==> flow/design.v (excerpt) <==
module muldiv#(parameter XLEN = 32)
(
    input                   clk_i,
    input                   rst_i,
    input  [XLEN-1 : 0]     a_i,
    input  [XLEN-1 : 0]     b_i,
    input                   req_i,
    input  [ 2 : 0]         operation_sel_i,
    output reg [XLEN-1 : 0] muldiv_result_o,
    output reg              ready_o
);
For scale: ~8100 cells after synthesis, roughly 400 flip-flops.
clock: 9.54 ns
lec_check: 0
abc_area: 1
cap_margin: 20
cell_pad_in_sites_detail_placement: 2
cell_pad_in_sites_global_placement: 0
core_aspect_ratio: 1.04
core_margin: 2
core_utilization: 63
gpl_timing_driven: 1
max_routing_layer: met4
min_routing_layer: met2
place_density: 0.58
setup_slack_margin: -0.62
slew_margin: 20
run.sh (not shown) runs the stock make flow with config.mk's settings and CLKGATE_MAP_FILE=.
The starting point ended with an error in detailed placement (3_5_place_dp), error DPL-0033.
Change:
Settings changed: ABC_AREA 1 to default, CELL_PAD_IN_SITES_DETAIL_PLACEMENT 2 to default, CELL_PAD_IN_SITES_GLOBAL_PLACEMENT 0 to default, CORE_ASPECT_RATIO 1.04 to default, CORE_UTILIZATION 63 to 65, CTS_CLUSTER_DIAMETER from default to 289, GPL_TIMING_DRIVEN 1 to default, MIN_ROUTING_LAYER met2 to default, PLACE_DENSITY 0.58 to 0.6, SETUP_SLACK_MARGIN -0.62 to default.
Clock period 9.54 ns to 7.06 ns, I/O delays scaled along.
Now the flow ran to the end with violations: setup timing.
Die area goes down by 9.7%.
Area after synthesis goes down by 7.0%.
Synthesized cell count goes down by 26%.
Change:
Settings changed: CORE_UTILIZATION 65 to 72, CTS_CLUSTER_DIAMETER 289 to default, MAX_ROUTING_LAYER met4 to default, TNS_END_PERCENT from default to 5.
Clock period 7.06 ns to 6.12 ns, I/O delays scaled along.
What happened: The changed run ran to the end with violations: setup timing. Global-route usage grows by 4.5 points. Final area shrinks by 1.1%. First-iteration DRC count grows by 15%. Non-clock buffer count grows by 33. Die area shrinks by 9.6%. Maximum frequency shrinks by 5.3%. Critical path depth stays the same. Via count grows by 3.9%.
Change:
Settings changed: ABC_AREA from default to 1, CTS_CLUSTER_DIAMETER from default to 333, CTS_CLUSTER_SIZE from default to 98, PLACE_DENSITY 0.6 to 0.4, TNS_END_PERCENT 5 to default.
Clock period 6.12 ns to 3.85 ns, I/O delays scaled along.
Outcome:
- The changed run died in global routing (5_1_grt)
- synthesized area increases by 7.5%
- synthesized cell count goes up by about 35%
- die area grows by 7.4%
Change:
Settings changed: ABC_AREA 1 to default, CORE_UTILIZATION 72 to 26, CTS_CLUSTER_DIAMETER 333 to default, CTS_CLUSTER_SIZE 98 to default, PLACE_DENSITY 0.4 to 0.6.
Clock period 3.85 ns to 10.9 ns, I/O delays scaled along.
The new run went through all stages and came out clean.
Area after synthesis drops by a few percent.
Die size climbs to 2.5 times its value.
Synthesized cell count drops by a quarter to a third.

* * *

## v26
muldiv again, from the RTL that the note above started with.
export LEC_CHECK = 0
export CAP_MARGIN = 20
export CELL_PAD_IN_SITES_DETAIL_PLACEMENT = 0
export CORE_MARGIN = 8
export CORE_UTILIZATION = 61
export CTS_CLUSTER_SIZE = 96
export GPL_ROUTABILITY_DRIVEN = 0
export HOLD_SLACK_MARGIN = 0.06
export SETUP_SLACK_MARGIN = 3.07
export SLEW_MARGIN = 20
create_clock -name core_clock -period 10.8 [get_ports {clk_i}]
#### Input delta (v27 over v26)
# v26
export LEC_CHECK = 0
export CAP_MARGIN = 20
export CELL_PAD_IN_SITES_DETAIL_PLACEMENT = 0
export CORE_MARGIN = 8
export CORE_UTILIZATION = 61
export CTS_CLUSTER_SIZE = 96
export GPL_ROUTABILITY_DRIVEN = 0
export HOLD_SLACK_MARGIN = 0.06
export SETUP_SLACK_MARGIN = 3.07
export SLEW_MARGIN = 20
create_clock -name core_clock -period 10.8 [get_ports {clk_i}]
# v27
export LEC_CHECK = 0
export ABC_AREA = 1
export CAP_MARGIN = 20
export CORE_MARGIN = 2
export CORE_UTILIZATION = 72
export CTS_CLUSTER_SIZE = 98
export PLACE_DENSITY = 0.6
export SLEW_MARGIN = 20
export TNS_END_PERCENT = 5
create_clock -name core_clock -period 5.0 [get_ports {clk_i}]
Taking v26 as the reference point, the post-placement worst setup slack of v27 falls by 4.19 ns. v27 vs. v26: number of top-level pins did not really move; area after synthesis went up; width of the die went down; xor-xnor portion of the synthesized cell area went down; number of cells in Yosys stat went up. Status: v27 FAILED at global routing (tool error).
Edits applied to the flow inputs when going from v27 to v20:
# v27
export LEC_CHECK = 0
export ABC_AREA = 1
export CAP_MARGIN = 20
export CORE_MARGIN = 2
export CORE_UTILIZATION = 72
export CTS_CLUSTER_SIZE = 98
export PLACE_DENSITY = 0.6
export SLEW_MARGIN = 20
export TNS_END_PERCENT = 5
create_clock -name core_clock -period 5.0 [get_ports {clk_i}]
# v20
export LEC_CHECK = 0
export CAP_MARGIN = 20
export CORE_MARGIN = 2
export CORE_UTILIZATION = 40
export PLACE_DENSITY = 0.6
export SLEW_MARGIN = 20
create_clock -name core_clock -period 8.5 [get_ports {clk_i}]
v20 | status: complete | timing, DRC, antenna: pass
Comparing v27 and v20, the higher post-placement worst setup slack is on v20.
Changes observed in v20 relative to v27: die span in y went up; die size went up.
diff inputs: v20 => v51
# v20
export LEC_CHECK = 0
export CAP_MARGIN = 20
export CORE_MARGIN = 2
export CORE_UTILIZATION = 40
export PLACE_DENSITY = 0.6
export SLEW_MARGIN = 20
create_clock -name core_clock -period 8.5 [get_ports {clk_i}]
# v51
export LEC_CHECK = 0
export CAP_MARGIN = 20
export CORE_MARGIN = 2
export CORE_UTILIZATION = 65
export SLEW_MARGIN = 20
create_clock -name core_clock -period 6.95 [get_ports {clk_i}]
Results
- Of v20 and v51, only v20 finishes the flow clean.
- v51 had finished all stages when the layout checks came back failing, citing negative setup slack.
- v51 ends up with a well-tap cell count that is 39% lower than in v20.
- v20 → v51: shortest clock period the worst path allows after layout dropped 0.60 ns.
- Compared with v20, in v51 setup slack shrank by 0.95 ns, cell area after layout grew by 6.0%.
#### Input delta (v45 over v51)
# v51
export LEC_CHECK = 0
export CAP_MARGIN = 20
export CORE_MARGIN = 2
export CORE_UTILIZATION = 65
export SLEW_MARGIN = 20
create_clock -name core_clock -period 6.95 [get_ports {clk_i}]
# v45
export LEC_CHECK = 0
export CAP_MARGIN = 20
export CORE_MARGIN = 2
export CORE_UTILIZATION = 40
export PLACE_DENSITY = 0.6
export SLEW_MARGIN = 20
create_clock -name core_clock -period 4.97 [get_ports {clk_i}]
### Flow results
- In v45 the implementation ran to completion but is not tape-out ready, as the final checks report negative setup slack.
- Data arrival time of the critical path: v45 vs v51 up 0.03 ns
- [compare] base=v51 new=v45: final hold slack saw an increase, detailed router's first-iteration violation count saw a decrease.
- [v45 vs v51] number of clock-tree buffers in the layout: lower in v45
- Where clock skew is concerned, v51 is better than v45.
[inputs] v42 vs v45
# v45
export LEC_CHECK = 0
export CAP_MARGIN = 20
export CORE_MARGIN = 2
export CORE_UTILIZATION = 40
export PLACE_DENSITY = 0.6
export SLEW_MARGIN = 20
create_clock -name core_clock -period 4.97 [get_ports {clk_i}]
# v42
export LEC_CHECK = 0
export CAP_MARGIN = 20
export CORE_MARGIN = 2
export CORE_UTILIZATION = 40
export PLACE_DENSITY = 0.6
export SLEW_MARGIN = 20
create_clock -name core_clock -period 8.33 [get_ports {clk_i}]
Results
v42: PASS, flow complete, no timing, DRC or antenna violations
Via count of the first global-routing pass, v45 and v42: smaller value in v42
